==> flow/design.v (excerpt) <==
module RISC_V(clk, rst, mem_addr, mem_wdata, mem_we, mem_rdata);
Size: roughly 1800 cells after synthesis, roughly 51 I/O pins, ~14000 um2 of cells after synthesis.
Settings: LEC_CHECK=0, ABC_AREA=1, CAP_MARGIN=10, CELL_PAD_IN_SITES_DETAIL_PLACEMENT=1, CORE_ASPECT_RATIO=1.06, CORE_MARGIN=4, CORE_UTILIZATION=72, CTS_CLUSTER_DIAMETER=393, CTS_CLUSTER_SIZE=70, GPL_ROUTABILITY_DRIVEN=0, GPL_TIMING_DRIVEN=1, HOLD_SLACK_MARGIN=0.3, MAX_ROUTING_LAYER=met4, MIN_ROUTING_LAYER=met1, PLACE_DENSITY_LB_ADDON=0.3, SLEW_MARGIN=0, TNS_END_PERCENT=55; clock period 9.51 ns.
run.sh (not shown) runs the stock make flow with config.mk's settings and CLKGATE_MAP_FILE=.
The baseline stopped in detailed placement with DPL-0033.
==> next run, changes <==
- ABC_AREA: 1 -> default
- CAP_MARGIN: 10 -> 20
- CELL_PAD_IN_SITES_DETAIL_PLACEMENT: 1 -> default
- CORE_ASPECT_RATIO: 1.06 -> default
- CORE_MARGIN: 4 -> 2
- CORE_UTILIZATION: 72 -> 56
- CTS_CLUSTER_DIAMETER: 393 -> default
- CTS_CLUSTER_SIZE: 70 -> default
- GPL_ROUTABILITY_DRIVEN: 0 -> default
- GPL_TIMING_DRIVEN: 1 -> default
- HOLD_SLACK_MARGIN: 0.3 -> default
- MAX_ROUTING_LAYER: met4 -> default
- MIN_ROUTING_LAYER: met1 -> default
- PLACE_DENSITY_LB_ADDON: 0.3 -> default
- SLEW_MARGIN: 0 -> 20
- TNS_END_PERCENT: 55 -> default
- clock period: 9.51 -> 4.36 ns (I/O delays scaled with it)
After rerunning:
- The new run ran to the end with violations: negative setup slack
- synthesized cell count decreases by 40%
- synthesized area came out lower by 1.8%
- die area goes up by about 19%
==> next run, changes <==
- CORE_UTILIZATION: 56 -> 72
- CTS_CLUSTER_DIAMETER: default -> 397
- CTS_CLUSTER_SIZE: default -> 37
- HOLD_SLACK_MARGIN: default -> -0.08
- clock period: 4.36 -> 3.73 ns (I/O delays scaled with it)
The new run aborted during clock tree synthesis with DPL-0033.
Die area went down by 22%.
Area after synthesis is unchanged.
Synthesized cell count is unchanged.

* * *

Starting RTL as in the previous note.
==> flow/config.mk <==
export PLATFORM = sky130hd
export DESIGN_NAME = RISC_V
export DESIGN_NICKNAME = RISC_V
export VERILOG_FILES = /design/flow/design.v
export SDC_FILE = /design/flow/constraint.sdc
export NUM_CORES = 4
export LEC_CHECK = 0
export CAP_MARGIN = 20
export CORE_MARGIN = 2
export CORE_UTILIZATION = 72
export CTS_CLUSTER_DIAMETER = 397
export CTS_CLUSTER_SIZE = 37
export HOLD_SLACK_MARGIN = 0.3
export PLACE_DENSITY = 0.35
export SETUP_SLACK_MARGIN = 0.5
export SLEW_MARGIN = 20
==> flow/constraint.sdc <==
create_clock -name core_clock -period 3.73 [get_ports {clk}]
set_input_delay 0.7460 -clock core_clock [delete_from_list [all_inputs] [get_ports {clk}]]
set_output_delay 0.7460 -clock core_clock [all_outputs]
set_load 0.01 [all_outputs]
The starting point never finished: it broke off in clock tree synthesis (DPL-0033).
Next try:
- CORE_UTILIZATION: 72 -> 15
- CTS_CLUSTER_DIAMETER: 397 -> not set
- CTS_CLUSTER_SIZE: 37 -> not set
- HOLD_SLACK_MARGIN: 0.3 -> not set
- PLACE_DENSITY: 0.35 -> not set
- SETUP_SLACK_MARGIN: 0.5 -> not set
- clock period: 3.73 -> 11.0 ns (I/O delays scaled with it)
The new run completed without violations.
Area after synthesis is unchanged.
Die area came out higher to 4.7 times its value.
Synthesized cell count is unchanged.

* * *

Setup of build 45:
RISC_V again, from the RTL that the note above started with.
==> flow/design.v (excerpt) <==
module RISC_V(clk, rst, mem_addr, mem_wdata, mem_we, mem_rdata);
==> flow/config.mk <==
export PLATFORM = sky130hd
export DESIGN_NAME = RISC_V
export DESIGN_NICKNAME = RISC_V
export VERILOG_FILES = /design/flow/design.v
export SDC_FILE = /design/flow/constraint.sdc
export NUM_CORES = 4
export LEC_CHECK = 0
export ABC_AREA = 1
export CAP_MARGIN = 20
export CORE_MARGIN = 2
export CORE_UTILIZATION = 68
export CTS_CLUSTER_DIAMETER = 390
export CTS_CLUSTER_SIZE = 98
export PLACE_DENSITY = 0.43
export SLEW_MARGIN = 20
==> flow/constraint.sdc <==
create_clock -name core_clock -period 4.48 [get_ports {clk}]
set_input_delay 0.8960 -clock core_clock [delete_from_list [all_inputs] [get_ports {clk}]]
set_output_delay 0.8960 -clock core_clock [all_outputs]
set_load 0.01 [all_outputs]
Build 45 | ERROR | global routing
Modified inputs, build 30 compared to build 45
Settings: CTS_CLUSTER_SIZE removed (was 98); SETUP_SLACK_MARGIN newly set to -0.43; CTS_CLUSTER_DIAMETER removed (was 390); PLACE_DENSITY removed (was 0.43); CORE_UTILIZATION changed from 68 to 66; ABC_AREA removed (was 1); the clock period (ns, I/O delays scaled along) changed from 4.48 to 5.76.
Results
Compared with build 45, build 30 shows a lower share of the synthesized netlist area taken by xor and xnor gates. Diff build 45 -> build 30: chip area in the Yosys report shows a reduction of about 1.8%, die area higher, core area went up, simple-gate portion of the synthesized area went down 14 points. Of build 30 and build 45, only build 45 fails to reach the end of the flow. No final results exist for build 45, since it was stopped by error GRT-0232 during global routing. [flow] build 30 | stages: complete | final checks: fail | reason: negative setup slack. On routability congestion estimate, the higher figure sits with build 45, not build 30.
--- input diff build 30..build 74 ---
Settings: setting ABC_AREA to 1 for the first time; changing CAP_MARGIN from 20 to 0; removing SETUP_SLACK_MARGIN (formerly -0.43); changing CORE_UTILIZATION from 66 to 68; setting CTS_CLUSTER_DIAMETER to 93 for the first time; changing the clock period (ns, I/O delays scaled along) from 5.76 to 5.17.
[summary]
Build 74 ended with more power density over the cells than build 30.
Relative to build 30, the number of non-clock buffers of build 74 is lower by about 20%.
Simple-gate share of the synthesized area | build 74 above build 30
[flow] build 30 | stages: complete | final checks: fail | reason: negative setup slack
Finished, but not clean: build 74, with negative setup slack.
Taking build 74 as 1.0, build 30 lands at 0.60 on number of standard cells after synthesis.
Power: build 74 draws more than build 30
Going from build 30 to build 74, die size has decreased, wire length on met3 has increased.
The inputs of build 92 differ from those of build 74 as listed below.
Settings: changing CAP_MARGIN from 0 to 20; changing CORE_UTILIZATION from 68 to 64; removing ABC_AREA (formerly 1); removing CTS_CLUSTER_DIAMETER (formerly 93); changing the clock period (ns, I/O delays scaled along) from 5.17 to 4.36.
Notes after the runs:
FAIL build 92 @ global routing: tool exited with error. Half-perimeter wire length after placement (build 92 vs. build 74) increases by a few percent. Compared with build 74, build 92 shows share of synthesized cell area in and, or, nand and nor gates lower by 14 points. Compared with build 74, in build 92 TritonCTS buffer count barely changed; average instance area after synthesis higher; chip area line of the yosys report decreased by about 1.8% relative to the old numbers; area after synthesis went down 1.8%. The higher synthesized instance count came out of build 74. Build 74 -> build 92: full die area increased by a few percent. In build 92 the post-placement cell count turned out about 24% lower than in build 74.
Edits applied to the flow inputs when going from build 92 to build 75:
Settings: CORE_UTILIZATION now 72, was 64; PLACE_DENSITY now 0.35, previously not set; CTS_CLUSTER_SIZE now 37, previously not set; HOLD_SLACK_MARGIN now -0.08, previously not set; the clock period (ns, I/O delays scaled along) now 3.73, was 4.36.
### Flow results
- In the summary table, build 75 is marked failed, with error DPL-0038 raised in clock tree synthesis.
- Of build 92 and build 75, the lower post-place setup slack belongs to build 75.
- From build 75 to build 92, share of flip-flops with an asynchronous set or reset did not move at all.
- In build 75, the die size came out 11% below the value in build 92.
- The run showing the smaller core footprint is build 75.
- Summary — floorplan-stage core utilization, build 75 relative to build 92: higher, by 8.1 points.
- Number of cells in the design after placement delta for build 75 relative to build 92: about 0.3% lower
- Cell area reported after detailed placement of build 75 exceeds that of build 92 slightly.

* * *

RISC_V again, from the RTL that the note above started with.
Settings: LEC_CHECK=0, ABC_AREA=1, CAP_MARGIN=0, CORE_MARGIN=2, CORE_UTILIZATION=72, CTS_CLUSTER_DIAMETER=93, CTS_CLUSTER_SIZE=14, PLACE_DENSITY_LB_ADDON=0.28, SLEW_MARGIN=20; clock period 5.17 ns.
The starting point stopped in 5_1_grt, error GRT-0232.
Change:
--- a/flow/config.mk
+++ b/flow/config.mk
@@ -8,2 +8 @@
-export ABC_AREA = 1
-export CAP_MARGIN = 0
+export CAP_MARGIN = 20
@@ -11,4 +10 @@
-export CORE_UTILIZATION = 72
-export CTS_CLUSTER_DIAMETER = 93
-export CTS_CLUSTER_SIZE = 14
-export PLACE_DENSITY_LB_ADDON = 0.28
+export CORE_UTILIZATION = 40
==> flow/constraint.sdc (replaced) <==
create_clock -name core_clock -period 8.0 [get_ports {clk}]
set_input_delay 1.6000 -clock core_clock [delete_from_list [all_inputs] [get_ports {clk}]]
set_output_delay 1.6000 -clock core_clock [all_outputs]
set_load 0.01 [all_outputs]
With this change the flow finished clean.
Synthesized area shrinks by 1.8%.
Die area grows by 74%.
Synthesized cell count shrinks by 40%.
Change:
--- a/flow/config.mk
+++ b/flow/config.mk
@@ -7,0 +8 @@
+export ABC_AREA = 1
@@ -10 +11,3 @@
-export CORE_UTILIZATION = 40
+export CORE_UTILIZATION = 72
+export CTS_CLUSTER_DIAMETER = 373
+export CTS_CLUSTER_SIZE = 98
==> flow/constraint.sdc (replaced) <==
create_clock -name core_clock -period 4.96 [get_ports {clk}]
set_input_delay 0.9920 -clock core_clock [delete_from_list [all_inputs] [get_ports {clk}]]
set_output_delay 0.9920 -clock core_clock [all_outputs]
set_load 0.01 [all_outputs]
After rerunning:
- The changed run died in 5_1_grt
- area after synthesis grows by about 1.9%
- die area came out lower by about 43%
- synthesized cell count grows by 68%
Power figures rest on the tool's default switching activity, not on a simulated workload.
